==> flow/design.v <==
module  hdmi_delay_line
  #(parameter G_WIDTH = 40, G_DEPTH = 11)
   (
    input                i_clk,
    input [G_WIDTH-1:0]  i_d,
    output [G_WIDTH-1:0] o_q
    );
   reg [0:G_DEPTH-1][G_WIDTH-1:0] q_pipe;
   always @(posedge i_clk) begin
      q_pipe   <= { i_d, q_pipe[0 : G_DEPTH-2] };
   end
   assign o_q = q_pipe[G_DEPTH-1];
endmodule
module encoder
(
 input CLK,
 input [7:0] DATA,
 input [1:0] C,
 input VDE,    
 input ADE,    
 input [3:0] AUX,
 output reg [9:0] ENCODED
 );
   wire [8:0]     xored;
   wire [8:0]     xnored;
   wire [3:0]     ones;
   reg [8:0]      data_word;
   reg [8:0]      data_word_inv;
   wire [3:0]     data_word_disparity;
   reg [3:0]      dc_bias;
   assign xored[0] = DATA[0];
   assign xored[1] = DATA[1] ^ xored[0];
   assign xored[2] = DATA[2] ^ xored[1];
   assign xored[3] = DATA[3] ^ xored[2];
   assign xored[4] = DATA[4] ^ xored[3];
   assign xored[5] = DATA[5] ^ xored[4];
   assign xored[6] = DATA[6] ^ xored[5];
   assign xored[7] = DATA[7] ^ xored[6];
   assign xored[8] = 1'b1;
   assign xnored[0] = DATA[0];
   assign xnored[1] = DATA[1] ~^ xnored[0];
   assign xnored[2] = DATA[2] ~^ xnored[1];
   assign xnored[3] = DATA[3] ~^ xnored[2];
   assign xnored[4] = DATA[4] ~^ xnored[3];
   assign xnored[5] = DATA[5] ~^ xnored[4];
   assign xnored[6] = DATA[6] ~^ xnored[5];
   assign xnored[7] = DATA[7] ~^ xnored[6];
   assign xnored[8] = 1'b0;
   assign ones = 4'b0 + DATA[0] + DATA[1] + DATA[2] + DATA[3] + DATA[4] + DATA[5] + DATA[6] + DATA[7];
   always @(ones, DATA[0], xnored, xored) begin
      if (ones > 4 || (ones == 4 && !DATA[0])) begin
         data_word     = xnored;
         data_word_inv = ~xnored;
      end else begin
         data_word     = xored;
         data_word_inv = ~xored;
      end
   end
   assign data_word_disparity = 4'b1100 + data_word[0] + data_word[1] + data_word[2] + data_word[3] + data_word[4] + data_word[5] + data_word[6] + data_word[7];
   always @(posedge CLK) begin
      if (VDE) begin
         if (dc_bias == 0 || data_word_disparity == 0) begin
            if (data_word[8]) begin
               ENCODED <= {2'b01, data_word[7:0]};
               dc_bias <= dc_bias + data_word_disparity;
            end else begin
               ENCODED <= {2'b10, data_word_inv[7:0]};
               dc_bias <= dc_bias - data_word_disparity;
            end
         end else if ((!dc_bias[3] && !data_word_disparity[3]) || (dc_bias[3] && data_word_disparity[3])) begin
            ENCODED <= {1'b1, data_word[8], data_word_inv[7:0]};
            dc_bias <= dc_bias + data_word[8] - data_word_disparity;
         end else begin
            ENCODED <= {1'b0, data_word};
            dc_bias <= dc_bias - data_word_inv[8] + data_word_disparity;
         end
      end else if (ADE) begin
         case (AUX)
           4'b0000 : ENCODED <= 10'b1010011100;
           4'b0001 : ENCODED <= 10'b1001100011;
           4'b0010 : ENCODED <= 10'b1011100100;
           4'b0011 : ENCODED <= 10'b1011100010;
           4'b0100 : ENCODED <= 10'b0101110001;
           4'b0101 : ENCODED <= 10'b0100011110;
           4'b0110 : ENCODED <= 10'b0110001110;
           4'b0111 : ENCODED <= 10'b0100111100;
           4'b1000 : ENCODED <= 10'b1011001100;
           4'b1001 : ENCODED <= 10'b0100111001;
           4'b1010 : ENCODED <= 10'b0110011100;
           4'b1011 : ENCODED <= 10'b1011000110;
           4'b1100 : ENCODED <= 10'b1010001110;
           4'b1101 : ENCODED <= 10'b1001110001;
           4'b1110 : ENCODED <= 10'b0101100011;
           default : ENCODED <= 10'b1011000011;
         endcase
      end else begin
         case (C)
           2'b00   : ENCODED <= 10'b1101010100;
           2'b01   : ENCODED <= 10'b0010101011;
           2'b10   : ENCODED <= 10'b0101010100;
           default : ENCODED <= 10'b1010101011;
         endcase
         dc_bias <= 0;
      end
   end
endmodule
module hdmidataencoder
#(parameter FREQ=27000000, FS=48000, CTS=27000, N=6144)
(
   input          i_pixclk,
   input          i_reset,
   input          i_hSync,
   input          i_vSync,
   input          i_blank,
   input          i_audio_enable,
   input          i_aspect_169,
   input [15:0]   i_audioL,
   input [15:0]   i_audioR,
   output [3:0]   o_d0,
   output [3:0]   o_d1,
   output [3:0]   o_d2,
   output         o_data
);
localparam [16:0] CTS_ = CTS;                      
localparam [16:0] AUDIO_TIMER_ADDITION = FS/1000;  
localparam [16:0] AUDIO_TIMER_LIMIT = FREQ/1000;   
localparam [191:0] channelStatus = (FS == 48000)?192'hc202004004:(FS == 44100)?192'hc200004004:192'hc203004004;
localparam [55:0] audioRegenPacket = {N[7:0], N[15:8], 8'h00, CTS[7:0], CTS[15:8], 16'h0000};
reg [23:0] audioPacketHeader;
reg [55:0] audioSubPacket0, audioSubPacket1, audioSubPacket2, audioSubPacket3;
reg [55:0] audioSample;
reg [7:0] channelStatusIdx;
reg [16:0] audioTimer;
reg [16:0] ctsTimer;
reg [1:0] samplesHead;
reg [3:0] dataChannel0;
reg [3:0] dataChannel1;
reg [3:0] dataChannel2;
reg [23:0] packetHeader;
reg [55:0] subpacket0, subpacket1, subpacket2, subpacket3;
reg [7:0] bchHdr;
reg [7:0] bchCode0, bchCode1, bchCode2, bchCode3;
reg [4:0] dataOffset;
reg tercData;
reg [15:0] audioRAvg;
reg [15:0] audioLAvg;
reg [15:0] counterX;
reg firstHSyncChange;
reg oddLine;
reg prevHSync;
reg prevBlank;
reg allowGeneration;
reg [3:0] dataChannel0_q;
reg [3:0] dataChannel1_q;
reg [3:0] dataChannel2_q;
reg tercData_q;
reg [23:0] pkH;
reg [55:0] pkD0, pkD1, pkD2, pkD3;
reg [8:0] ecc1;
reg [9:0] ecc2;
function [7:0] ECCcode;  
   input [7:0] code;
   input bita;
   input passthroughData;
   begin
      ECCcode = {code[6:0], 1'b0} ^ (((code[7] ^ bita) && passthroughData) ? 8'hC1 : 8'h00);
   end
endfunction
function [8:0] ECCu;
   input [7:0] code;
   input bita;
   input passthroughData;
   begin
      ECCu = {passthroughData?bita:code[7], ECCcode(code, bita, passthroughData)};
   end
endfunction
function [9:0] ECC2u;
   input [7:0] code;
   input bita;
   input bitb;
   input passthroughData;
   begin
      ECC2u = {passthroughData?bita:code[7],
               passthroughData?bitb:(code[6]^(((code[7]^bita) && passthroughData)?1'b1:1'b0)),
               ECCcode(ECCcode(code, bita, passthroughData), bitb, passthroughData)};
   end
endfunction
task SendPacket;
   input firstPacket;
begin
   dataChannel0[0]=i_hSync;
   dataChannel0[1]=i_vSync;
   dataChannel0[3]=(!firstPacket || dataOffset)?1'b1:1'b0;
   ecc1=ECCu(bchHdr, pkH[0], dataOffset<24?1'b1:1'b0);
   dataChannel0[2]=ecc1[8]; bchHdr=ecc1[7:0];
   ecc2=ECC2u(bchCode0, pkD0[0], pkD0[1], dataOffset<28?1'b1:1'b0);
   dataChannel1[0]=ecc2[9]; dataChannel2[0]=ecc2[8]; bchCode0=ecc2[7:0];
   ecc2=ECC2u(bchCode1, pkD1[0], pkD1[1], dataOffset<28?1'b1:1'b0);
   dataChannel1[1]=ecc2[9]; dataChannel2[1]=ecc2[8]; bchCode1=ecc2[7:0];
   ecc2=ECC2u(bchCode2, pkD2[0], pkD2[1], dataOffset<28?1'b1:1'b0);
   dataChannel1[2]=ecc2[9]; dataChannel2[2]=ecc2[8]; bchCode2=ecc2[7:0];
   ecc2=ECC2u(bchCode3, pkD3[0], pkD3[1], dataOffset<28?1'b1:1'b0);
   dataChannel1[3]=ecc2[9]; dataChannel2[3]=ecc2[8]; bchCode3=ecc2[7:0];
   pkH=pkH[23:1];
   pkD0=pkD0[55:2];
   pkD1=pkD1[55:2];
   pkD2=pkD2[55:2];
   pkD3=pkD3[55:2];
   dataOffset=dataOffset+5'b1;
end
endtask
task InfoGen;
begin
   if (ctsTimer >= CTS_) begin
      packetHeader=24'h000001;   
      subpacket0=audioRegenPacket;
      subpacket1=audioRegenPacket;
      subpacket2=audioRegenPacket;
      subpacket3=audioRegenPacket;
      ctsTimer = ctsTimer - CTS_ + 1'b1;
   end else begin
      if (!oddLine) begin
         packetHeader=24'h0D0282;   
         if (i_aspect_169) begin
            subpacket0=56'h000000002A1035;
         end else begin
            subpacket0=56'h00000000191046;
         end
         subpacket1=56'h00000000000000;
      end else begin
         packetHeader=24'h0A0184;   
         subpacket0=56'h00000000001160;
         subpacket1=56'h00000000000000;
      end
      subpacket2=56'h00000000000000;
      subpacket3=56'h00000000000000;
   end
end
endtask
task AproximateAudio;
begin
   audioLAvg = i_audioL;
   audioRAvg = i_audioR;
end
endtask
task AudioGen;
begin
   if (!( allowGeneration && counterX >= 32 && counterX < 64)) begin
      if (audioTimer>=AUDIO_TIMER_LIMIT) begin
         audioTimer=audioTimer-AUDIO_TIMER_LIMIT+AUDIO_TIMER_ADDITION;
         audioPacketHeader=audioPacketHeader|24'h000002|((channelStatusIdx==0?24'h100100:24'h000100)<<samplesHead);
         audioSample=((audioLAvg<<8)|(audioRAvg<<32)
                        |((^audioLAvg)?56'h08000000000000:56'h0)   
                        |((^audioRAvg)?56'h80000000000000:56'h0))  
                        ^(channelStatus[channelStatusIdx]?56'hCC000000000000:56'h0);
         case (samplesHead)
            2'd0: audioSubPacket0=audioSample;
            2'd1: audioSubPacket1=audioSample;
            2'd2: audioSubPacket2=audioSample;
            default: audioSubPacket3=audioSample;
         endcase  
         if (channelStatusIdx<191)
            channelStatusIdx=channelStatusIdx+8'd1;
         else
            channelStatusIdx=0;
         samplesHead=samplesHead+2'd1;
      end else begin
         audioTimer=audioTimer+AUDIO_TIMER_ADDITION;
         AproximateAudio();
      end
   end else begin
      audioTimer=audioTimer+AUDIO_TIMER_ADDITION;
      AproximateAudio();
      samplesHead=0;
   end
end
endtask
task SendPackets;
begin
   if (counterX<32) begin
      tercData=1;
      pkH=packetHeader; pkD0=subpacket0; pkD1=subpacket1; pkD2=subpacket2; pkD3=subpacket3;
      SendPacket(1);
      packetHeader=pkH; subpacket0=pkD0; subpacket1=pkD1; subpacket2=pkD2; subpacket3=pkD3;
   end else if (counterX<64)  begin
      pkH=audioPacketHeader; pkD0=audioSubPacket0; pkD1=audioSubPacket1; pkD2=audioSubPacket2; pkD3=audioSubPacket3;
      SendPacket(0);
      audioPacketHeader=pkH; audioSubPacket0=pkD0; audioSubPacket1=pkD1; audioSubPacket2=pkD2; audioSubPacket3=pkD3;
   end else begin
      tercData=0;
   end
end
endtask
always @(posedge i_pixclk)
if (i_reset) begin
   audioPacketHeader=0;
   audioSubPacket0=0;
   audioSubPacket1=0;
   audioSubPacket2=0;
   audioSubPacket3=0;
   channelStatusIdx=0;
   audioTimer=0;
   samplesHead=0;
   ctsTimer=0;
   dataChannel0_q<=0;
   dataChannel1_q<=0;
   dataChannel2_q<=0;
   tercData_q<=0;
   packetHeader=0;
   subpacket0=0;
   subpacket1=0;
   subpacket2=0;
   subpacket3=0;
   bchHdr=0;
   bchCode0=0;
   bchCode1=0;
   bchCode2=0;
   bchCode3=0;
   dataOffset=0;
   oddLine<=0;
   counterX<=0;
   prevHSync<=0;
   prevBlank<=0;
   firstHSyncChange<=0;
   allowGeneration<=0;
   audioRAvg=0;
   audioLAvg=0;
end else begin
   dataChannel0 = dataChannel0_q;
   dataChannel1 = dataChannel1_q;
   dataChannel2 = dataChannel2_q;
   tercData = tercData_q;
   AudioGen();
   if(allowGeneration) begin
      SendPackets();
   end else begin
      tercData=0;
   end
   ctsTimer = ctsTimer + 1'b1;
   if((prevBlank == 0) && (i_blank == 1))
      firstHSyncChange <= 1;
   if((prevBlank == 1) && (i_blank == 0))
      allowGeneration <= 0;
   if(prevHSync != i_hSync) begin
      if(firstHSyncChange) begin
         InfoGen();
         oddLine <= ! oddLine;
         counterX  <= 0;
         allowGeneration <= i_audio_enable;
      end else begin
         counterX  <= counterX + 1'b1;
      end
      firstHSyncChange <= !firstHSyncChange;
   end else
      counterX  <= counterX + 1'b1;
   prevBlank <= i_blank;
   prevHSync <= i_hSync;
   dataChannel0_q <= dataChannel0;
   dataChannel1_q <= dataChannel1;
   dataChannel2_q <= dataChannel2;
   tercData_q <= tercData;
end
assign o_d0 = dataChannel0_q;
assign o_d1 = dataChannel1_q;
assign o_d2 = dataChannel2_q;
assign o_data = tercData_q;
endmodule
module hdmi
#(parameter FREQ=25200000, FS=48000, CTS=25200, N=6144)
 (
   input        I_CLK_PIXEL,
   input        I_RESET,      
   input [7:0]  I_R,
   input [7:0]  I_G,
   input [7:0]  I_B,
   input        I_BLANK,
   input        I_HSYNC,
   input        I_VSYNC,
   input        I_ASPECT_169,
   input        I_AUDIO_ENABLE,
   input [15:0] I_AUDIO_PCM_L,
   input [15:0] I_AUDIO_PCM_R,
   output [9:0] O_RED,    
   output [9:0] O_GREEN,  
   output [9:0] O_BLUE    
);
   wire [9:0]   red;
   wire [9:0]   green;
   wire [9:0]   blue;
   wire [9:0]   enc0out;
   wire [9:0]   enc1out;
   wire [9:0]   enc2out;
   wire [29:0]  tx_in;
   wire [3:0]   tmds_d;
   wire         data;
   wire [3:0]   dataPacket0;
   wire [3:0]   dataPacket1;
   wire [3:0]   dataPacket2;
   wire [39:0]  delayLineIn;
   wire [39:0]  delayLineOut;
   wire [7:0]   ROut;
   wire [7:0]   GOut;
   wire [7:0]   BOut;
   wire         hSyncOut;
   wire         vSyncOut;
   wire         vdeOut;
   wire         dataOut;
   wire [1:0]   vhSyncOut;
   reg          prevBlank;
   reg          prevData;
   wire [3:0]   dataPacket0Out;
   wire [3:0]   dataPacket1Out;
   wire [3:0]   dataPacket2Out;
   reg          ctl0;
   reg          ctl1;
   reg          ctl2;
   reg          ctl3;
   wire [1:0]   ctl_10;
   wire [1:0]   ctl_32;
   reg [2:0]    state;
   reg [10:0]   clockCounter;
   assign delayLineIn[39:32] = I_R;
   assign delayLineIn[31:24] = I_G;
   assign delayLineIn[23:16] = I_B;
   assign delayLineIn[15] = I_HSYNC;
   assign delayLineIn[14] = I_VSYNC;
   assign delayLineIn[13] = !I_BLANK;
   assign delayLineIn[12] = data;
   assign delayLineIn[11:8] = dataPacket0;
   assign delayLineIn[7:4] = dataPacket1;
   assign delayLineIn[3:0] = dataPacket2;
   assign ROut = delayLineOut[39:32];
   assign GOut = delayLineOut[31:24];
   assign BOut = delayLineOut[23:16];
   assign hSyncOut = delayLineOut[15];
   assign vSyncOut = delayLineOut[14];
   assign vdeOut = delayLineOut[13];
   assign dataOut = delayLineOut[12];
   assign dataPacket0Out = delayLineOut[11:8];
   assign dataPacket1Out = delayLineOut[7:4];
   assign dataPacket2Out = delayLineOut[3:0];
   assign vhSyncOut = {vSyncOut , hSyncOut};
   assign ctl_10 = {ctl1, ctl0};
   assign ctl_32 = {ctl3, ctl2};
   always @(posedge I_CLK_PIXEL) begin
      if (I_RESET) begin
         state <= 3'b000;
         clockCounter <= 0;
         ctl0 <= 1'b0;
         ctl1 <= 1'b0;
         ctl2 <= 1'b0;
         ctl3 <= 1'b0;
      end else if (!prevBlank  && I_BLANK) begin
         state <= 3'b000;
         clockCounter <= 0;
      end else begin
         case (state)
            3'b000:
               if (!prevData && data) begin       
                  state <= 3'b100;
                  ctl0 <= 1'b1;
                  ctl1 <= 1'b0;
                  ctl2 <= 1'b1;
                  ctl3 <= 1'b0;
                  clockCounter <= 0;
               end else if (prevBlank && !I_BLANK) begin  
                  state <= 3'b010;
                  ctl0 <= 1'b1;
                  ctl1 <= 1'b0;
                  ctl2 <= 1'b0;
                  ctl3 <= 1'b0;
                  clockCounter <= 0;
               end
            3'b100:                     
               if (clockCounter == 8) begin
                  state <= 3'b101;
                  ctl0 <= 1'b0;
                  ctl1 <= 1'b0;
                  ctl2 <= 1'b0;
                  ctl3 <= 1'b0;
                  clockCounter <= 0;
               end else begin
                  clockCounter <= clockCounter + 1'b1;
               end
            3'b101:                     
               if (clockCounter == 1) begin
                  state <= 3'b111;
                  clockCounter <= 0;
               end else begin
                  clockCounter <= clockCounter + 1'b1;
               end
            3'b111:
               if (clockCounter == 11) begin                   
                  state <= 3'b110;
                  clockCounter <= 0;
               end else if (prevBlank && !I_BLANK) begin  
                  state <= 3'b010;
                  ctl0 <= 1'b1;
                  ctl1 <= 1'b0;
                  ctl2 <= 1'b0;
                  ctl3 <= 1'b0;
                  clockCounter <= 0;
               end else if (!data) begin                          
                  clockCounter <= clockCounter + 1'b1;
               end
            3'b110:                    
               if (clockCounter == 1) begin
                  state <= 3'b000;
                  clockCounter <= 0;
               end else begin
                  clockCounter <= clockCounter + 1'b1;
               end
            3'b010:                      
               if (clockCounter == 8)  begin
                  state <= 3'b011;
                  ctl0 <= 1'b0;
                  ctl1 <= 1'b0;
                  ctl2 <= 1'b0;
                  ctl3 <= 1'b0;
                  clockCounter <= 0;
               end else begin
                  clockCounter <= clockCounter + 1'b1;
               end
            3'b011:                     
               if (clockCounter == 1)  begin
                  state <= 3'b001;
                  clockCounter <= 0;
               end else begin
                  clockCounter <= clockCounter + 1'b1;
               end
            3'b001:
               if (clockCounter == 11)  begin                  
                  state <= 3'b000;
                  clockCounter <= 0;
               end else if (I_BLANK) begin                          
                  clockCounter <= clockCounter + 1'b1;
               end
         endcase
      end
      prevBlank <= I_RESET ? 1'b0 : I_BLANK;
      prevData <= I_RESET ? 1'b0 : data;
   end
   assign blue =  ((state == 3'b101 || state == 3'b110) && vhSyncOut == 2'b00) ? 10'b1010001110 :
                  ((state == 3'b101 || state == 3'b110) && vhSyncOut == 2'b01) ? 10'b1001110001 :
                  ((state == 3'b101 || state == 3'b110) && vhSyncOut == 2'b10) ? 10'b0101100011 :
                  ((state == 3'b101 || state == 3'b110) && vhSyncOut == 2'b11) ? 10'b1011000011 :
                  (state == 3'b011)                                                          ? 10'b1011001100 : enc0out;
   assign green = (state == 3'b011                                 ) ? 10'b0100110011 :
                  (state == 3'b101 || state == 3'b110) ? 10'b0100110011 : enc1out;
   assign red =   (state == 3'b011                                 ) ? 10'b1011001100 :
                  (state == 3'b101 || state == 3'b110) ? 10'b0100110011 : enc2out;
   hdmi_delay_line delay_line
     (
      .i_clk(I_CLK_PIXEL),
      .i_d(delayLineIn),
      .o_q(delayLineOut)
      );
   hdmidataencoder
     #(
       .FREQ(FREQ),
       .FS(FS),
       .CTS(CTS),
       .N(N)
       )
   dataencoder
     (
      .i_pixclk    (I_CLK_PIXEL),
      .i_reset     (I_RESET),
      .i_aspect_169 (I_ASPECT_169),
      .i_blank     (I_BLANK),
      .i_hSync     (I_HSYNC),
      .i_vSync     (I_VSYNC),
      .i_audio_enable  (I_AUDIO_ENABLE),
      .i_audioL    (I_AUDIO_PCM_L),
      .i_audioR    (I_AUDIO_PCM_R),
      .o_d0        (dataPacket0),
      .o_d1        (dataPacket1),
      .o_d2        (dataPacket2),
      .o_data      (data)
      );
   encoder enc0
     (
      .CLK      (I_CLK_PIXEL),
      .DATA     (BOut),
      .C        (vhSyncOut),
      .VDE      (vdeOut),
      .ADE      (dataOut),
      .AUX      (dataPacket0Out),
      .ENCODED  (enc0out)
     );
   encoder enc1
     (
     .CLK      (I_CLK_PIXEL),
     .DATA     (GOut),
     .C        (ctl_10),
     .VDE      (vdeOut),
     .ADE      (dataOut),
     .AUX      (dataPacket1Out),
     .ENCODED  (enc1out)
      );
   encoder enc2
     (
      .CLK     (I_CLK_PIXEL),
      .DATA    (ROut),
      .C       (ctl_32),
      .VDE     (vdeOut),
      .ADE     (dataOut),
      .AUX     (dataPacket2Out),
      .ENCODED (enc2out)
      );
assign O_RED   = red;
assign O_GREEN = green;
assign O_BLUE  = blue;
endmodule
==> flow/run.sh <==
#!/bin/bash
# the make line also repeats each setting of config.mk as NAME=value (left out here)
make -C /OpenROAD-flow-scripts/flow DESIGN_CONFIG=/design/flow/config.mk WORK_HOME=/design/flow/orfs CLKGATE_MAP_FILE= finish
==> flow/config.mk <==
export PLATFORM = sky130hd
export DESIGN_NAME = hdmi
export DESIGN_NICKNAME = hdmi
export VERILOG_FILES = /design/flow/design.v
export SDC_FILE = /design/flow/constraint.sdc
export NUM_CORES = 4
export LEC_CHECK = 0
export CAP_MARGIN = 20
export CORE_MARGIN = 2
export CORE_UTILIZATION = 70
export CTS_CLUSTER_SIZE = 35
export PLACE_DENSITY_LB_ADDON = 0.0
export SETUP_SLACK_MARGIN = 1.45
export SLEW_MARGIN = 20
==> flow/constraint.sdc <==
create_clock -name core_clock -period 5.0 [get_ports {I_CLK_PIXEL}]
set_input_delay 1.0000 -clock core_clock [delete_from_list [all_inputs] [get_ports {I_CLK_PIXEL}]]
set_output_delay 1.0000 -clock core_clock [all_outputs]
set_load 0.01 [all_outputs]
==> job_summary.md, run 1 <==
### Flow metrics

| Metric | Value |
|---|---|
| Status | `complete, but fails checks` |
| Layout violations | `setup timing` |
| Sw Share | `36.74%` |
| Largest cells by area after synthesis | `dfxtp_1 54%, nand2_1 8.8%, a21oi_1 4.7%` |
| Crit Path Class | `reg -> reg` |
| Clock Pin Slew Worst Setup and Hold Paths | `around 70 ps` |
| Vias per inst | `~5.7` |
| Int Power | `0.02574 W` |
| WHS Path Cells | `0` |
| Fin cells | `~5600` |
| Reg power frac | `approximately a quarter` |
| Main synth FF type | `dfxtp_1` |
| Mapped Area | `around 43000 um2` |
| Top-Level Pins | `slightly above 90` |
| CP most frequent cell | `fa_1` |
| DR vias | `32321` |
| Post-Syn Instances | `between 4000 and 5000` |
| Yosys adder share | `between 4 and 5%` |
| CTS H-tree lvls | `3` |
| Top pwr grp | `combinational logic` |
| Critical path origin | `delay_line.q_pipe[32]` |
| Clk power | `~0.0084 W` |
| DP HPWL | `53790 um` |
| Number of remaining DRC errors | `0` |
| Hold Vio Cnt, Final | `0` |
| Clock buffer depth | `3` |
| Total power | `just over 0.04 W` |
| EDFF count, synth | `12` |
| Core Util at FP | `70.70%` |
| CTS Sinks | `1171` |
| Critical Path RT | `approximately 5400 ps` |
| Syn nets | `4830` |
| Top cell area share | `~54%` |
| RD Place Congestion | `0.8831` |
| Initial drt markers | `2487` |
| Clk latency late pin | `between 600 and 700 ps` |
| Fraction of registers with async set/reset | `0%` |
| Die area | `roughly 63000 um2` |
| WHS | `roughly 320 ps` |
| Top post-synthesis cells by count | `1159 x dfxtp_1, 1000 x nand2_1, 445 x nor2_1` |
| Min-delay worst type | `reg -> reg` |
| Crit path arrival time | `between 8000 and 9000 ps` |
| Critical Path Stages | `31` |
| Complex-gate fraction of the synthesized area | `14.01%` |
| P&R area growth vs syn | `17.62%` |
| Critical path startpoint category | `flip-flop` |
| Setup TNS | `-93850 ps` |
| Mux frac, synth | `less than 1%` |
| Buf/Inv on CP | `5` |
| Dpl cells | `approximately 5400` |
| Clk root buf | `clkbuf_16` |
| DR pass1 iterations | `6` |
| Worst Tran Pin Value | `between 1000 and 1500 ps` |
| Post-synth seq share | `55.32%` |
| Reg2reg end | `enc2.dc_bias[3]` |
| Vias in the first global route | `31101` |
| Pwr/cell area | `roughly 810 nW/um2` |
| R2R cell count | `31` |
| Worst path top cell family by delay | `adder cells` |
| Peak Freq | `~120 MHz` |
| YS chip area | `between 40000 and 50000 um2` |
| RSZ-0062 raised after global routing | `true` |
| GRT overflow | `0` |
| Antenna viol nets, final | `0` |
| Worst Hold Endpoint | `delay_line.q_pipe[269]` |
| R2R Setup Slk | `-3080 ps` |
| Final setup vio count | `39` |
| Yosys simple share | `roughly 17%` |
| Largest vdd supply drop | `around 1.2 mV` |
| Global-route wire length before repair | `between 150000 and 200000 um` |
| XORs/XNORs by Area | `around 4.5%` |
| Worst setup margin | `-3076 ps` |
| Distinct cells, synth | `roughly 79` |
| Clock tree from TritonCTS | `built` |
| Clock Power Share | `20.6%` |
| Syn avg cell area | `~9.2 um2` |
| # nets final | `around 5000` |
| Leakage | `slightly below 20 nW` |
| Row count | `approximately 90` |
| Core Box Area | `roughly 60000 um2` |
| Critical path endpoint category | `flip-flop` |
| CTS buffer count | `about 110` |
| Clk_skew | `around 17 ps` |
| Period Utilization, post-route | `161.5%` |
| Largest net degree at the start of global routing | `roughly 170` |
| Critical Path Max Stage Delay | `~600 ps` |
| Initial antenna violation count | `0` |
| I/O Buffers | `~90` |
| Sequential power | `0.0105 W` |
| Max_slew headroom | `roughly 30%` |
| Flops & latches, synth | `1171` |
| Max Cap Viol | `0` |
| Slowest cell on the critical path | `fa_2` |
| Synth logic family | `simple AND/OR/NAND/NOR gates` |
| Yosys top cell by instances | `dfxtp_1` |
| Ys cells | `between 4000 and 5000` |
| Hold-fix buffers, CTS | `0` |
| Yosys warnings | `4` |
| Comb power frac | `a little over half` |
| Combinational cell power | `0.0218 W` |
| WL per Instance | `between 15 and 20 um` |
| Tool warnings | `around 87` |
| Synth area leader | `dfxtp_1` |
| Die height | `roughly 250 um` |
| Chip Width | `between 200 and 300 um` |
| Reg-to-Reg Start | `delay_line.q_pipe[32]` |
| Filler instances | `around 3500` |
| Overall Global Routing Usage | `29.10%` |
| Max Slew Vio Count | `0` |
| Sw power | `~0.015 W` |
| Crit path to | `enc2.dc_bias[3]` |
| Worst-path fanout max | `4` |
| ANT cells | `0` |
| Final worst path period need | `8076 ps` |
| Final WL | `~95000 um` |
| Worst Hold Launch | `delay_line.q_pipe[309]` |
[repair_timing]
| action | CTS | global route |
|---|---|---|
| resized | 97 | 62 |
| endpoints found under the setup margin | 59 | 102 |
| buffers inserted | 32 | 14 |
| pin swaps | 75 | 37 |
[stage by stage]
stage / area [um2] / setup WS [ps] / utilization [%]
2_1_floorplan: 43050 / -2521 / -
3_3_place_gp: 45390 / -2502 / 75.35
3_5_place_dp: 45390 / -2731 / 75.35
4_1_cts: 49710 / -2797 / 82.52
5_1_grt: 50100 / -3267 / 83.16
6_report: 50100 / -3076 / 83.16
[cell type report]
cell class                 count  area, um2  share of cell area, %
inverter                     126      489.2                 0.9765
clock inverter                56      670.6                  1.339
timing repair buffer         326       2979                  5.947
tap                          782      978.4                  1.953
clock buffer                 144       3015                  6.019
multi-input combinational   3037      18390                  36.70
sequential                  1171      23580                  47.06
[per-layer routing]
| metal | part of all wire, % | track usage [%] |
|---|---|---|
| met1 | 42 | 36.80 |
| met2 | 51 | 51.52 |
| met3 | 4.5 | 3.564 |
| met4 | 2.7 | 10.01 |
| met5 | 0 | 0 |
==> run 2, diff against run 1 <==
- ABC_AREA: not set -> 1
- CAP_MARGIN: 20 -> 5
- CELL_PAD_IN_SITES_DETAIL_PLACEMENT: not set -> 0
- CORE_UTILIZATION: 70 -> 72
- CTS_CLUSTER_DIAMETER: not set -> 214
- CTS_CLUSTER_SIZE: 35 -> 15
- GPL_TIMING_DRIVEN: not set -> 1
- MAX_ROUTING_LAYER: not set -> met5
- MIN_ROUTING_LAYER: not set -> met1
- PLACE_DENSITY_LB_ADDON: 0.0 -> 0.01
- SETUP_SLACK_MARGIN: 1.45 -> 1.44
- SLEW_MARGIN: 20 -> 30
- TNS_END_PERCENT: not set -> 10
- clock period: 5.0 -> 5.01 ns (I/O delays scaled with it)
==> run 2 against run 1 <==
Effect of this change:
- the layout still fails its checks (setup timing)
- via count hardly changed
- critical path depth is 1 higher
- highest routed layer unchanged
- flip-flop count is the same
- first-iteration DRC count fell by 9.7%
- clock power down 26%
- register-to-register slack improved by 830 ps
==> job_summary.md, run 2 <==
### Flow metrics

| Metric | Value |
|---|---|
| Status | `complete, but fails checks` |
| Layout violations | `setup timing` |
| Sw Share | `34.97%` |
| Combinational cell power | `between 0.01 and 0.015 W` |
| Fin cells | `~5900` |
| DR pass1 iterations | `7` |
| Fraction of registers with async set/reset | `0%` |
| Reg-to-Reg Start | `delay_line.q_pipe[32]` |
| Max Cap Viol | `0` |
| Die height | `248.0 um` |
| Met2 wire len | `about 43000 um` |
| Main synth FF type | `dfxtp_1` |
| Clock buffer depth | `3` |
| Chip Width | `between 200 and 250 um` |
| Yosys top cell by instances | `dfxtp_1` |
| Final WL | `between 80000 and 90000 um` |
| Mux frac, synth | `less than 1%` |
| Syn avg cell area | `about 8.7 um2` |
| Crit path to | `enc2.dc_bias[3]` |
| CTS Sinks | `1171` |
| Vias in the first global route | `about 31000` |
| Synth logic family | `AND-OR/OR-AND gates` |
| Sequential power | `around 0.01 W` |
| Syn nets | `5125` |
| Post-synth seq share | `54.97%` |
| Core Util at FP | `approximately 73%` |
| Initial drt markers | `about 2200` |
| XORs/XNORs by Area | `2.350%` |
| Max_slew headroom | `38.63%` |
| Yosys warnings | `4` |
| Worst path top cell family by delay | `adder cells` |
| Total power | `roughly 0.030 W` |
| Largest vdd supply drop | `roughly 0.89 mV` |
| Slowest cell on the critical path | `fa_1` |
| Post-Syn Instances | `4919` |
| Critical path startpoint category | `flip-flop` |
| Worst Hold Launch | `delay_line.q_pipe[61]` |
| Distinct cells, synth | `just over 60` |
| CP most frequent cell | `fa_1` |
| DR vias | `32347` |
| Worst setup margin | `-2245 ps` |
| Top-Level Pins | `93` |
| Leakage | `about 20 nW` |
| Core Box Area | `58910 um2` |
| ANT cells | `0` |
| Critical Path Max Stage Delay | `about 530 ps` |
| Critical path origin | `delay_line.q_pipe[32]` |
| Met1 wire length | `38190 um` |
| P&R area growth vs syn | `12.84%` |
| Critical path endpoint category | `flip-flop` |
| Mapped Area | `about 43000 um2` |
| Max layer used | `met4` |
| Clock Pin Slew Worst Setup and Hold Paths | `about 80 ps` |
| Comb power frac | `46.0%` |
| Vias per inst | `~5.5` |
| Worst Tran Pin Value | `around 900 ps` |
| Initial antenna violation count | `0` |
| Crit path arrival time | `about 7700 ps` |
| Flops & latches, synth | `1171` |
| RSZ-0062 raised after global routing | `true` |
| Worst Hold Endpoint | `delay_line.q_pipe[21]` |
| Row count | `89` |
| WHS Path Cells | `0` |
| CTS H-tree lvls | `3` |
| Clk root buf | `clkbuf_16` |
| I/O Buffers | `a little over 90` |
| Yosys adder share | `between 4 and 5%` |
| Top pwr grp | `combinational logic` |
| Final setup vio count | `39` |
| Antenna viol nets, final | `0` |
| GRT overflow | `0` |
| Global-route wire length before repair | `approximately 150000 um` |
| Crit Path Class | `reg -> reg` |
| Top post-synthesis cells by count | `1159 x dfxtp_1, 747 x nand2_1, 621 x inv_1` |
| Critical Path Stages | `32` |
| Hold-fix buffers, CTS | `0` |
| Reg2reg end | `enc2.dc_bias[3]` |
| Synth area leader | `dfxtp_1` |
| Clk_skew | `approximately 18 ps` |
| Largest cells by area after synthesis | `dfxtp_1 54%, nand2_1 6.5%, o21ai_0 5.7%` |
| Pwr/cell area | `roughly 630 nW/um2` |
| R2R cell count | `32` |
| Final worst path period need | `roughly 7300 ps` |
| Reg power frac | `33.5%` |
| Top cell area share | `54.13%` |
| Peak Freq | `137.8 MHz` |
| Critical Path RT | `between 5000 and 6000 ps` |
| Max Slew Vio Count | `0` |
| Sw power | `0.01066 W` |
| Clk latency late pin | `630 ps` |
| Dpl cells | `5739` |
| Routed wl met3 | `between 3000 and 4000 um` |
| Hold Vio Cnt, Final | `0` |
| WL per Instance | `roughly 15 um` |
| Clock tree from TritonCTS | `built` |
| # nets final | `roughly 5300` |
| Int Power | `a little under 0.02 W` |
| Tool warnings | `about 90` |
| Period Utilization, post-route | `144.8%` |
| Clk power | `0.00624 W` |
| CTS buffer count | `between 80 and 90` |
| Complex-gate fraction of the synthesized area | `between 10% and 20%` |
| Buf/Inv on CP | `8` |
| Largest net degree at the start of global routing | `roughly 230` |
| RD Place Congestion | `0.8635` |
| EDFF count, synth | `12` |
| Ys cells | `4919` |
| Min-delay worst type | `reg -> reg` |
| DP HPWL | `between 50000 and 60000 um` |
| Number of remaining DRC errors | `0` |
| YS chip area | `42860 um2` |
| Clock Power Share | `20.5%` |
| Filler instances | `approximately 3700` |
| Worst-path fanout max | `4` |
| Overall Global Routing Usage | `roughly 29%` |
| Yosys simple share | `13.07%` |
| R2R Setup Slk | `-2240 ps` |
| Die area | `just over 60000 um2` |
run 2: timing repair:
item                                    in CTS  in global routing
resized                                     76                 42
setup buffers                                6                  3
endpoints found under the hold margin        0                  0
pin swaps                                   33                 26
endpoints found under the setup margin      52                 56
run 2: routing by layer:
metal	up-vias	track usage, %
met5	-	0
met4	0	9.845
met3	190	4.217
met2	694	50.04
met1	15071	36.11
li1	16392	-
run 2: stage by stage:
step	util (%)	hold slack [ps]	worst slack (ps)	TNS, ps	instance area, um2
after CTS	81.80	315.6	-2152	-65370	48190
after detailed placement	77.31	312.1	-2171	-72070	45540
after global routing	82.11	321.0	-2520	-79420	48370
after floorplan	-	308.9	-2084	-64350	43110
after global placement	77.31	309.8	-2037	-67070	45540
final	82.11	319.3	-2245	-67860	48370
run 2: area by class of cell:
type | count | area, um2 | share of cell area (%)
Tap cell | 773 | 967.2 | 2.000
Multi-Input combinational cell | 2871 | 16470 | 34.04
Clock inverter | 4 | 50.05 | 0.1035
Timing Repair Buffer | 300 | 2613 | 5.401
Inverter | 634 | 2409 | 4.980
Clock buffer | 100 | 2290 | 4.734
Sequential cell | 1171 | 23570 | 48.74
==> run 3, diff against run 2 <==
- CAP_MARGIN: 5 -> 30
- CELL_PAD_IN_SITES_DETAIL_PLACEMENT: 0 -> 2
- CORE_UTILIZATION: 72 -> 25
- CTS_CLUSTER_DIAMETER: 214 -> 260
- CTS_CLUSTER_SIZE: 15 -> not set
- GPL_TIMING_DRIVEN: 1 -> not set
- HOLD_SLACK_MARGIN: not set -> 0.29
- MIN_ROUTING_LAYER: met1 -> met2
- PLACE_DENSITY_LB_ADDON: 0.01 -> not set
- SETUP_SLACK_MARGIN: 1.44 -> not set
- SLEW_MARGIN: 30 -> 20
- TNS_END_PERCENT: 10 -> not set
- clock period: 5.01 -> 10.0 ns (I/O delays scaled with it)
==> run 3 against run 2 <==
Effect of this change:
- now clean on timing, DRC and antenna
- wire length increased by 83%
- cell area increased by 3.4%
- synthesized cell count unchanged
- setup slack improved by 3100 ps
- clock-buffer cell count increased by 69
- non-clock buffer count decreased by 176
- first-iteration DRC count increased to 5.1 times the previous value
- flip-flop count unchanged
- largest cell class unchanged
==> job_summary.md, run 3 <==
### Flow metrics

| Metric | Value |
|---|---|
| Combinational cell power | `roughly 0.0053 W` |
| Final worst path period need | `9102 ps` |
| Main synth FF type | `dfxtp_1` |
| Clk root buf | `clkbuf_16` |
| Min-delay worst type | `reg -> reg` |
| Top-Level Pins | `93` |
| Leakage | `between 15 and 20 nW` |
| Tool warnings | `approximately 84` |
| Sw power | `0.005745 W` |
| Worst Tran Pin Value | `between 1000 and 1500 ps` |
| Reg power frac | `roughly 34%` |
| Mapped Area | `around 43000 um2` |
| Post-synth seq share | `54.97%` |
| Syn avg cell area | `slightly below 9 um2` |
| Reg2reg end | `enc1.ENCODED[4]` |
| EDFF count, synth | `12` |
| Yosys adder share | `4.805%` |
| WL per Instance | `22.25 um` |
| Largest net degree at the start of global routing | `234` |
| Comb power frac | `a little over a third` |
| WHS Path Cells | `0` |
| Overall Global Routing Usage | `26.73%` |
| Global-route wire length before repair | `between 200000 and 250000 um` |
| Complex-gate fraction of the synthesized area | `16.77%` |
| Critical path startpoint category | `flip-flop` |
| Max_slew headroom | `~15%` |
| Largest cells by area after synthesis | `dfxtp_1 54%, nand2_1 6.5%, o21ai_0 5.7%` |
| Clk_skew | `89.89 ps` |
| Yosys top cell by instances | `dfxtp_1` |
| Mux frac, synth | `less than 1%` |
| Reg-to-Reg Start | `delay_line.q_pipe[24]` |
| Critical path origin | `delay_line.q_pipe[24]` |
| GRT overflow | `0` |
| RD Place Congestion | `between 0.8 and 0.9` |
| DR pass1 iterations | `10` |
| Top post-synthesis cells by count | `1159 x dfxtp_1, 747 x nand2_1, 621 x inv_1` |
| Number of remaining DRC errors | `0` |
| Die area | `174800 um2` |
| Clock tree from TritonCTS | `built` |
| Sw Share | `between 30% and 40%` |
| Final setup vio count | `0` |
| Max Cap Viol | `0` |
| Critical Path RT | `between 10000 and 15000 ps` |
| Final WL | `161100 um` |
| Int Power | `0.009495 W` |
| YS chip area | `roughly 43000 um2` |
| Crit path to | `enc1.ENCODED[4]` |
| Peak Freq | `109.9 MHz` |
| Worst Hold Launch | `delay_line.q_pipe[285]` |
| Clk latency late pin | `820 ps` |
| Post CTS Setup Buffer Count | `0` |
| Initial antenna violation count | `0` |
| Worst setup margin | `roughly 900 ps` |
| Critical Path Max Stage Delay | `about 550 ps` |
| Top cell area share | `between 50% and 60%` |
| Yosys simple share | `between 10% and 20%` |
| Row count | `roughly 150` |
| CTS Sinks | `between 1000 and 1500` |
| Core Box Area | `169800 um2` |
| Placed inst area | `between 40000 and 50000 um2` |
| DR vias | `49777` |
| Worst path top cell family by delay | `adder cells` |
| Chip Width | `about 420 um` |
| Clk power | `around 0.0048 W` |
| CP most frequent cell | `fa_1` |
| Distinct cells, synth | `~62` |
| Clock buffer depth | `3` |
| Pwr/cell area | `304.8 nW/um2` |
| Max Slew Vio Count | `0` |
| Crit Path Class | `reg -> reg` |
| Worst Hold Endpoint | `delay_line.q_pipe[245]` |
| R2R Setup Slk | `900 ps` |
| Initial drt markers | `11553` |
| P&R area growth vs syn | `16.65%` |
| R2R cell count | `30` |
| Syn nets | `roughly 5100` |
| Slowest cell on the critical path | `fa_1` |
| XORs/XNORs by Area | `2.350%` |
| Cell area after layout | `about 50000 um2` |
| Period Utilization, post-route | `approximately nine tenths` |
| Hold-fix buffers, CTS | `0` |
| Hold Vio Cnt, Final | `0` |
| Post-CTS Resized | `0` |
| Largest vdd supply drop | `about 0.21 mV` |
| Antenna viol nets, final | `0` |
| Vias in the first global route | `57835` |
| Post-place setup slack | `about 1100 ps` |
| # nets final | `approximately 5100` |
| Sequential power | `0.00516 W` |
| Core Util at FP | `approximately a quarter` |
| Clock Power Share | `between 30% and 40%` |
| Fraction of registers with async set/reset | `0%` |
| Crit path arrival time | `around 10000 ps` |
| Flops & latches, synth | `1171` |
| Clock Pin Slew Worst Setup and Hold Paths | `approximately 80 ps` |
| CTS H-tree lvls | `3` |
| Synth area leader | `dfxtp_1` |
| Die height | `between 400 and 500 um` |
| Buf/Inv on CP | `8` |
| DP HPWL | `around 88000 um` |
| Critical path endpoint category | `flip-flop` |
| Synth logic family | `AND-OR/OR-AND gates` |
| CTS buffer count | `around 120` |
| RSZ-0062 raised after global routing | `false` |
| Worst-path fanout max | `16` |
| I/O Buffers | `roughly 90` |
| Setup TNS | `0 ps` |
| Ys cells | `slightly below 5000` |
| Top pwr grp | `combinational logic` |
| Post-Syn Instances | `a little under 5000` |
| Critical Path Stages | `30` |
| Vias per inst | `just under 7` |
| Yosys warnings | `4` |
| Status | `timing/DRC/antenna clean` |
[run 3: cell type report]
cell class	instances	area, um2
inverters	634	2389
diodes	11	27.53
multi-input cells	2871	15960
repair buffers	124	1286
flip-flops and latches	1171	23560
well taps	2218	2775
fillers	18784	119800
clock buffers	169	3423
clock inverters	44	578.1
[run 3: through the flow]
step / instances / util, % / power, W / hold WS [ps]
6_report: 7242 / 29.44 / 0.01524 / 275.7
5_1_grt: 7231 / 29.42 / 0.01620 / 317.7
3_5_place_dp: 7011 / 26.98 / 0.01032 / 313.2
2_1_floorplan: 4919 / - / 0.008752 / 309.6
4_1_cts: 7224 / 29.33 / 0.01511 / 311.8
3_3_place_gp: 7008 / 26.95 / 0.009914 / 310.2
[run 3: layer usage]
layer | global-route usage (%) | up-vias | routed length [um]
met2 | 34.67 | 15235 | 84190
met4 | 8.107 | 18 | 19470
met1 | - | 16134 | 0
li1 | - | 16045 | -
met5 | 3.529 | - | 403
met3 | 30.60 | 2345 | 57050
==> run 4, diff against run 3 <==
- CAP_MARGIN: 30 -> 20
- CELL_PAD_IN_SITES_DETAIL_PLACEMENT: 2 -> not set
- CORE_UTILIZATION: 25 -> 72
- CTS_CLUSTER_DIAMETER: 260 -> not set
- CTS_CLUSTER_SIZE: not set -> 94
- HOLD_SLACK_MARGIN: 0.29 -> not set
- MAX_ROUTING_LAYER: met5 -> not set
- MIN_ROUTING_LAYER: met2 -> not set
- PLACE_DENSITY: not set -> 0.43
- clock period: 10.0 -> 9.04 ns (I/O delays scaled with it)
==> run 4 against run 3 <==
Effect of this change:
- register-to-register slack worse by 20 ps
- via count down 36%
- clock-buffer cell count down 18
- combinational power up 2%
- synthesized cell count unchanged
- critical path type unchanged
- critical endpoint is now enc0.ENCODED[3]
- largest power group is now sequential cells
==> job_summary.md, run 4 <==
### Flow metrics

| Metric | Value |
|---|---|
| Reg-to-Reg Start | `delay_line.q_pipe[16]` |
| Setup TNS | `0 ps` |
| Ys cells | `about 4900` |
| Crit path arrival time | `roughly 8700 ps` |
| Max Cap Viol | `0` |
| Buf/Inv on CP | `9` |
| Clock Pin Slew Worst Setup and Hold Paths | `60 ps` |
| Critical Path Stages | `31` |
| Slowest cell on the critical path | `fa_1` |
| Critical Path RT | `around 9600 ps` |
| Flops & latches, synth | `1171` |
| Syn nets | `5125` |
| P&R area growth vs syn | `11.42%` |
| Crit Path Class | `reg -> reg` |
| Main synth FF type | `dfxtp_1` |
| Largest cells by area after synthesis | `dfxtp_1 54%, nand2_1 6.5%, o21ai_0 5.7%` |
| RSZ-0062 raised after global routing | `false` |
| Initial drt markers | `roughly 2200` |
| ANT cells | `0` |
| Critical Path Max Stage Delay | `about 550 ps` |
| Critical path startpoint category | `flip-flop` |
| Top post-synthesis cells by count | `1159 x dfxtp_1, 747 x nand2_1, 621 x inv_1` |
| RD Place Congestion | `about 0.9` |
| Post-Syn Instances | `roughly 5000` |
| Core Box Area | `approximately 59000 um2` |
| Final worst path period need | `~8000 ps` |
| Total power | `~0.016 W` |
| Overall Global Routing Usage | `approximately 28%` |
| Yosys warnings | `4` |
| Top-Level Pins | `93` |
| Sequential power | `0.00567 W` |
| CP most frequent cell | `fa_1` |
| Fraction of registers with async set/reset | `0%` |
| Distinct cells, synth | `between 60 and 70` |
| Routed wl met3 | `approximately 4000 um` |
| Sw Share | `33.98%` |
| WL per Instance | `approximately 15 um` |
| # nets final | `~5100` |
| Largest net degree at the start of global routing | `232` |
| Int Power | `0.01041 W` |
| GRT overflow | `0` |
| YS chip area | `roughly 43000 um2` |
| DR pass1 iterations | `6` |
| I/O Buffers | `about 92` |
| Yosys top cell by instances | `dfxtp_1` |
| Tool warnings | `84` |
| Peak Freq | `around 120 MHz` |
| Clock Power Share | `between 20 and 30%` |
| Clock buffer depth | `3` |
| Clk root buf | `clkbuf_16` |
| Chip Width | `approximately 250 um` |
| Global-route wire length before repair | `145200 um` |
| Clk power | `between 0.004 and 0.005 W` |
| Worst-path fanout max | `14` |
| Clk latency late pin | `660 ps` |
| Met1 wire length | `~38000 um` |
| Status | `timing/DRC/antenna clean` |
| Vias per inst | `roughly 5.5` |
| Yosys adder share | `roughly 4.8%` |
| CTS buffer count | `108` |
| Worst Hold Launch | `delay_line.q_pipe[167]` |
| Complex-gate fraction of the synthesized area | `around 17%` |
| Hold-fix buffers, CTS | `0` |
| EDFF count, synth | `12` |
| XORs/XNORs by Area | `2.350%` |
| Critical path endpoint category | `flip-flop` |
| Row count | `a little under 90` |
| Core Util at FP | `roughly 73%` |
| Synth logic family | `AND-OR/OR-AND gates` |
| Top cell area share | `54.13%` |
| Mapped Area | `~43000 um2` |
| Post CTS Setup Buffer Count | `0` |
| Combinational cell power | `around 0.0054 W` |
| Syn avg cell area | `about 8.7 um2` |
| Die height | `248.0 um` |
| Worst path top cell family by delay | `adder cells` |
| Top pwr grp | `sequential cells` |
| Min-delay worst type | `reg -> reg` |
| Worst Hold Endpoint | `delay_line.q_pipe[127]` |
| Crit path to | `enc0.ENCODED[3]` |
| Critical path origin | `delay_line.q_pipe[16]` |
| Number of remaining DRC errors | `0` |
| DP HPWL | `52430 um` |
| Mux frac, synth | `0.1401%` |
| Vias in the first global route | `slightly above 30000` |
| Period Utilization, post-route | `90.31%` |
| Pwr/cell area | `330.1 nW/um2` |
| Final WL | `86890 um` |
| Post-CTS Resized | `0` |
| DR vias | `roughly 32000` |
| Largest vdd supply drop | `0.3198 mV` |
| Hold Vio Cnt, Final | `0` |
| WHS Path Cells | `0` |
| Clock tree from TritonCTS | `built` |
| Comb power frac | `roughly a third` |
| Final setup vio count | `0` |
| Reg power frac | `between 30 and 40%` |
| Leakage | `19.53 nW` |
| Yosys simple share | `a little over an eighth` |
| Clk_skew | `about 17 ps` |
| Post-synth seq share | `roughly 55%` |
| CTS H-tree lvls | `3` |
| Die area | `a little over 60000 um2` |
| Max layer used | `met4` |
| Synth area leader | `dfxtp_1` |
| Initial antenna violation count | `0` |
| Met2 wire len | `between 40000 and 50000 um` |
| R2R Setup Slk | `roughly 900 ps` |
| Antenna viol nets, final | `0` |
| Max Slew Vio Count | `0` |
| R2R cell count | `31` |
| Max_slew headroom | `around 28%` |
| CTS Sinks | `~1200` |
| Sw power | `approximately 0.0054 W` |
| Worst Tran Pin Value | `~1100 ps` |
| Reg2reg end | `enc0.ENCODED[3]` |
## run 4: through the flow
step | hold slack, ps | cells | instance area [um2] | setup slack [ps] | util (%)
final | 313.9 | 5764 | 47760 | 876.0 | 81.08
after global routing | 321.4 | 5764 | 47760 | 206.2 | 81.08
after CTS | 313.3 | 5764 | 47760 | 943.7 | 81.08
after detailed placement | 312.1 | 5568 | 44000 | 1019 | 74.69
after global placement | 309.6 | 5568 | 44000 | 1128 | 74.69
after floorplan | 309.6 | 4919 | 42860 | 1442 | -
## run 4: final cells by class
cell class                 instances  area [um2]
sequential                      1171       23560
fill                            3866       11150
multi-input combinational       2871       15950
clock buffer                     151        3208
tap                              773       967.2
inverter                         634        2385
timing repair buffer             119        1131
clock inverter                    45       555.5
## run 4: metal layers
metal / track usage (%) / up-vias
li1: - / 16138
met5: 0 / -
met3: 4.120 / 167
met4: 10.36 / 0
met2: 47.68 / 733
met1: 37.26 / 14805
==> run 5, diff against run 4 <==
- CAP_MARGIN: 20 -> 5
- CELL_PAD_IN_SITES_DETAIL_PLACEMENT: not set -> 0
- CTS_CLUSTER_DIAMETER: not set -> 214
- CTS_CLUSTER_SIZE: 94 -> 16
- GPL_TIMING_DRIVEN: not set -> 1
- MAX_ROUTING_LAYER: not set -> met5
- MIN_ROUTING_LAYER: not set -> met1
- PLACE_DENSITY: 0.43 -> not set
- PLACE_DENSITY_LB_ADDON: not set -> 0.01
- SETUP_SLACK_MARGIN: not set -> 1.36
- clock period: 9.04 -> 5.01 ns (I/O delays scaled with it)
==> run 5 against run 4 <==
Effect of this change:
- the layout now fails its checks (setup timing)
- first-iteration DRC count rose by 17%
- flip-flop count unchanged
- die area is the same
- critical path depth grew 1
- critical endpoint is now enc2.dc_bias[3]
- largest power group is now combinational logic
==> job_summary.md, run 5 <==
### Flow metrics

| Metric | Value |
|---|---|
| Mux frac, synth | `0.1401%` |
| Layout violations | `setup timing` |
| Crit Path Class | `reg -> reg` |
| Hold Vio Cnt, Final | `0` |
| Pwr/cell area | `~700 nW/um2` |
| Clock tree from TritonCTS | `built` |
| Synth area leader | `dfxtp_1` |
| Yosys top cell by instances | `dfxtp_1` |
| Critical Path Stages | `32` |
| Core Util at FP | `between 70 and 80%` |
| Top-Level Pins | `93` |
| Sw power | `~0.012 W` |
| Crit path to | `enc2.dc_bias[3]` |
| EDFF count, synth | `12` |
| Combinational cell power | `0.0169 W` |
| Status | `complete, but fails checks` |
| R2R cell count | `32` |
| Core Box Area | `a little under 60000 um2` |
| Vias per inst | `~5.6` |
| Sw Share | `between 30 and 40%` |
| Post-Syn Instances | `4919` |
| Largest net degree at the start of global routing | `234` |
| Int Power | `between 0.02 and 0.025 W` |
| Overall Global Routing Usage | `between 20% and 30%` |
| Leakage | `between 15 and 20 nW` |
| Reg2reg end | `enc2.dc_bias[3]` |
| Initial drt markers | `2555` |
| Synth logic family | `AND-OR/OR-AND gates` |
| Min-delay worst type | `reg -> reg` |
| Worst Hold Endpoint | `delay_line.q_pipe[116]` |
| Clk_skew | `about 25 ps` |
| CTS Sinks | `around 1200` |
| I/O Buffers | `92` |
| Distinct cells, synth | `62` |
| CTS H-tree lvls | `3` |
| Clk latency late pin | `~640 ps` |
| RD Place Congestion | `between 0.8 and 0.9` |
| # nets final | `roughly 5300` |
| Comb power frac | `roughly half` |
| Clk power | `about 0.0061 W` |
| Initial antenna violation count | `0` |
| Largest vdd supply drop | `approximately 1.8 mV` |
| Syn avg cell area | `8.714 um2` |
| Die height | `about 250 um` |
| Yosys adder share | `under 10%` |
| Fraction of registers with async set/reset | `0%` |
| Chip Width | `approximately 250 um` |
| Sequential power | `~0.010 W` |
| Global-route wire length before repair | `147500 um` |
| Flops & latches, synth | `approximately 1200` |
| Clock Power Share | `a little under a fifth` |
| RSZ-0062 raised after global routing | `true` |
| Complex-gate fraction of the synthesized area | `between 10% and 20%` |
| Final WL | `approximately 91000 um` |
| Crit path arrival time | `7940 ps` |
| Top pwr grp | `combinational logic` |
| Die area | `around 62000 um2` |
| Critical path startpoint category | `flip-flop` |
| Max Slew Vio Count | `0` |
| Max Cap Viol | `0` |
| Final worst path period need | `approximately 7500 ps` |
| Fin util | `between 80% and 90%` |
| Final setup vio count | `39` |
| Top cell area share | `54.13%` |
| Max_slew headroom | `between 30% and 40%` |
| Buf/Inv on CP | `6` |
| DR pass1 iterations | `5` |
| Largest cells by area after synthesis | `dfxtp_1 54%, nand2_1 6.5%, o21ai_0 5.7%` |
| Slowest cell on the critical path | `fa_1` |
| Yosys simple share | `13.07%` |
| P&R area growth vs syn | `13.85%` |
| Critical path origin | `delay_line.q_pipe[32]` |
| Critical Path RT | `approximately 5500 ps` |
| Worst-path fanout max | `3` |
| Row count | `89` |
| Syn nets | `roughly 5100` |
| ANT cells | `0` |
| R2R Setup Slk | `-2460 ps` |
| GRT overflow | `0` |
| WHS | `around 310 ps` |
| WL per Instance | `15.56 um` |
| Clk root buf | `clkbuf_16` |
| Critical path endpoint category | `flip-flop` |
| Worst path top cell family by delay | `adder cells` |
| Filler instances | `~3600` |
| Period Utilization, post-route | `149.1%` |
| CTS buffer count | `83` |
| Yosys warnings | `4` |
| WHS Path Cells | `0` |
| Logic area | `between 15000 and 20000 um2` |
| Reg-to-Reg Start | `delay_line.q_pipe[32]` |
| Clock Pin Slew Worst Setup and Hold Paths | `approximately 80 ps` |
| CP most frequent cell | `fa_1` |
| YS chip area | `roughly 43000 um2` |
| Critical Path Max Stage Delay | `580 ps` |
| XORs/XNORs by Area | `approximately 2.3%` |
| DP HPWL | `55680 um` |
| Mapped Area | `approximately 43000 um2` |
| Peak Freq | `between 100 and 150 MHz` |
| Worst Tran Pin Value | `between 1000 and 1500 ps` |
| DR vias | `about 33000` |
| Hold-fix buffers, CTS | `0` |
| Worst Hold Launch | `delay_line.q_pipe[156]` |
| Main synth FF type | `dfxtp_1` |
| Tool warnings | `approximately 87` |
| Antenna viol nets, final | `0` |
| Setup TNS | `-74870 ps` |
| Ys cells | `4919` |
| Clock buffer depth | `3` |
| Sequential Area | `23580 um2` |
| Vias in the first global route | `a little over 30000` |
| Post-synth seq share | `between 50% and 60%` |
| Reg power frac | `30.7%` |
| Top post-synthesis cells by count | `1159 x dfxtp_1, 747 x nand2_1, 621 x inv_1` |
| Worst setup margin | `-2459 ps` |
| Number of remaining DRC errors | `0` |
-- run 5: per-layer routing --
| layer | track usage (%) | up-vias | part of all wire [%] |
|---|---|---|---|
| met2 | 49.74 | 905 | 49 |
| li1 | - | 16468 | - |
| met4 | 10.53 | 0 | 3.7 |
| met1 | 37.35 | 15379 | 43 |
| met5 | 0 | - | 0 |
| met3 | 3.763 | 266 | 5.0 |
-- run 5: stage by stage --
stage,worst slack (ps),area [um2],power [W],instances
finish,-2459,48800,0.03320,5880
global route,-2696,48800,0.03513,5880
CTS,-2389,48450,0.03131,5866
detailed placement,-2202,45740,0.02318,5741
global placement,-1995,45740,0.02273,5741
floorplan,-2057,43310,0.01890,4919
-- run 5: repair_timing --
| item | in CTS | in global routing |
|---|---|---|
| buffers inserted | 26 | 14 |
| endpoints found under the hold margin | 0 | 0 |
| endpoints found under the setup margin | 58 | 54 |
| cloned | 1 | 0 |
| resized | 74 | 67 |
| pin swaps | 67 | 41 |
-- run 5: cell type report --
cell class	count	share of cell area, %
repair buffers	332	6.020
repair inverters	1	0.01538
flip-flops and latches	1171	48.31
inverters	634	4.966
clock buffers	92	4.412
well taps	773	1.982
multi-input cells	2871	34.14
clock inverters	6	0.1538
==> run 6, diff against run 5 <==
- CAP_MARGIN: 5 -> 20
- CELL_PAD_IN_SITES_DETAIL_PLACEMENT: 0 -> not set
- CORE_ASPECT_RATIO: not set -> 1.36
- CTS_CLUSTER_DIAMETER: 214 -> 37
- CTS_CLUSTER_SIZE: 16 -> 10
- GPL_TIMING_DRIVEN: 1 -> not set
- HOLD_SLACK_MARGIN: not set -> 0.3
- MAX_ROUTING_LAYER: met5 -> not set
- MIN_ROUTING_LAYER: met1 -> not set
- PLACE_DENSITY: not set -> 0.36
- PLACE_DENSITY_LB_ADDON: 0.01 -> not set
- SETUP_SLACK_MARGIN: 1.36 -> -0.42
- SLEW_MARGIN: 20 -> 40
- TNS_END_PERCENT: not set -> 10
- clock period: 5.01 -> 4.17 ns (I/O delays scaled with it)
==> run 6 against run 5 <==
Effect of this change:
- still fails the layout checks on setup timing
- clock power grew 83%
- clock-buffer cell count grew 76
- cell area grew 3.0%
- first-iteration DRC count grew 4.6%
- maximum frequency shrank 8.8%
==> job_summary.md, run 6 <==
### Flow metrics

| Metric | Value |
|---|---|
| Status | `complete, but fails checks` |
| Layout violations | `setup timing` |
| Sw power | `roughly 0.014 W` |
| Clock tree from TritonCTS | `built` |
| Clk_skew | `between 20 and 30 ps` |
| Hold-fix buffers, CTS | `0` |
| Final worst path period need | `8188 ps` |
| Number of remaining DRC errors | `0` |
| Worst Hold Launch | `delay_line.q_pipe[332]` |
| RD Place Congestion | `between 0.9 and 1` |
| Tool warnings | `about 93` |
| Mux frac, synth | `less than 1%` |
| DR pass1 iterations | `8` |
| Vias per inst | `between 5 and 6` |
| Mapped Area | `approximately 43000 um2` |
| Yosys simple share | `between 10% and 20%` |
| Clk power | `0.0111 W` |
| Core Util at FP | `between 70% and 80%` |
| Reg2reg end | `enc2.dc_bias[2]` |
| Pwr/cell area | `a little over 800 nW/um2` |
| Post-synth seq share | `between 50% and 60%` |
| Global-route wire length before repair | `163900 um` |
| Die area | `a little over 60000 um2` |
| CTS Sinks | `~1200` |
| Largest cells by area after synthesis | `dfxtp_1 54%, nand2_1 6.5%, o21ai_0 5.7%` |
| RSZ-0062 raised after global routing | `true` |
| Max Slew Vio Count | `0` |
| Synth area leader | `dfxtp_1` |
| Final setup vio count | `39` |
| Vias in the first global route | `about 33000` |
| Reg power frac | `a little under a third` |
| Chip Width | `approximately 210 um` |
| Antenna viol nets, final | `0` |
| I/O Buffers | `approximately 90` |
| Overall Global Routing Usage | `between 30% and 40%` |
| Fraction of registers with async set/reset | `0%` |
| Complex-gate fraction of the synthesized area | `16.77%` |
| Synth logic family | `AND-OR/OR-AND gates` |
| Max Cap Viol | `0` |
| Clock Pin Slew Worst Setup and Hold Paths | `about 50 ps` |
| Top post-synthesis cells by count | `1159 x dfxtp_1, 747 x nand2_1, 621 x inv_1` |
| Yosys adder share | `under 10%` |
| Worst setup margin | `-4018 ps` |
| Sequential power | `0.0123 W` |
| GRT overflow | `0` |
| Ys cells | `between 4000 and 5000` |
| WL per Instance | `17.35 um` |
| Filler instances | `~3400` |
| DP HPWL | `around 57000 um` |
| Buf/Inv on CP | `13` |
| Top-Level Pins | `93` |
| Combinational cell power | `0.0177 W` |
| Largest vdd supply drop | `~1.0 mV` |
| Final WL | `103800 um` |
| Clock Power Share | `a little over a quarter` |
| Crit path to | `enc2.dc_bias[2]` |
| R2R Setup Slk | `-4020 ps` |
| Clk latency late pin | `~720 ps` |
| Hold Vio Cnt, Final | `0` |
| WHS | `approximately 310 ps` |
| Syn nets | `5125` |
| Peak Freq | `between 100 and 150 MHz` |
| EDFF count, synth | `12` |
| Row count | `around 100` |
| WHS Path Cells | `0` |
| Period Utilization, post-route | `196.3%` |
| Max_slew headroom | `35.17%` |
| Core Box Area | `roughly 59000 um2` |
| Critical path origin | `delay_line.q_pipe[33]` |
| Distinct cells, synth | `62` |
| Critical Path RT | `around 4600 ps` |
| Reg-to-Reg Start | `delay_line.q_pipe[33]` |
| Critical Path Stages | `34` |
| CTS H-tree lvls | `4` |
| YS chip area | `42860 um2` |
| Worst-path fanout max | `9` |
| Syn avg cell area | `just under 9 um2` |
| Worst Tran Pin Value | `~960 ps` |
| P&R area growth vs syn | `17.29%` |
| XORs/XNORs by Area | `around 2.3%` |
| Critical Path Max Stage Delay | `between 700 and 800 ps` |
| Initial antenna violation count | `9` |
| CTS buffer count | `about 150` |
| Worst Hold Endpoint | `delay_line.q_pipe[292]` |
| Initial drt markers | `about 2700` |
| Min-delay worst type | `reg -> reg` |
| # nets final | `around 5300` |
| Clock buffer depth | `3` |
| Crit path arrival time | `between 8000 and 9000 ps` |
| Clk root buf | `clkbuf_16` |
| Yosys warnings | `4` |
| Flops & latches, synth | `~1200` |
| Comb power frac | `43.0%` |
| Sw Share | `between 30% and 40%` |
| Post-Syn Instances | `around 5000` |
| Leakage | `slightly above 20 nW` |
| Int Power | `about 0.027 W` |
| Critical path endpoint category | `flip-flop` |
| Crit Path Class | `reg -> reg` |
| Die height | `a little under 300 um` |
| Setup TNS | `-116970 ps` |
| Yosys top cell by instances | `dfxtp_1` |
| R2R cell count | `34` |
| Worst path top cell family by delay | `adder cells` |
| Main synth FF type | `dfxtp_1` |
| Top pwr grp | `combinational logic` |
| Largest net degree at the start of global routing | `between 200 and 250` |
| Top cell area share | `around 54%` |
| Slowest cell on the critical path | `o21ai_0` |
| Critical path startpoint category | `flip-flop` |
| Post-place setup slack | `-3006 ps` |
| DR vias | `~34000` |
==> run 6: repair_timing <==
action | 4_1_cts | 5_1_grt
resized | 56 | 49
pin swaps | 22 | 21
buffers inserted | 7 | 3
setup endpoints to repair | 39 | 39
endpoints found under the hold margin | 0 | 0
==> run 6: routing by layer <==
layer | vias up | GRT usage, % | wire, um
met2 | 1172 | 56.87 | 51430
met1 | 15951 | 37.69 | 39610
met5 | - | 0 | 90
met3 | 437 | 8.275 | 6462
met4 | 8 | 19.88 | 6160
li1 | 16556 | - | -
==> run 6: layout make-up <==
class / instances / area [um2] / area share (%)
antenna: 6 / 15.01 / 0.02986
tap: 795 / 994.7 / 1.978
timing repair buffer: 306 / 2738 / 5.445
clock buffer: 168 / 3840 / 7.638
clock inverter: 30 / 309.0 / 0.6147
multi-input combinational: 2871 / 16390 / 32.60
inverter: 634 / 2406 / 4.786
sequential: 1171 / 23580 / 46.90
==> run 6: stage by stage <==
stage                     util, %  cell area [um2]  cells  power (W)
after floorplan                 -            43110   4919    0.02158
after global placement      77.32            45680   5766    0.02632
after detailed placement    77.38            45720   5767    0.02680
after CTS                   84.74            50060   5972    0.03907
after global routing        85.09            50270   5977    0.04344
final                       85.10            50280   5981    0.04108
Power and IR drop assume default switching activity.
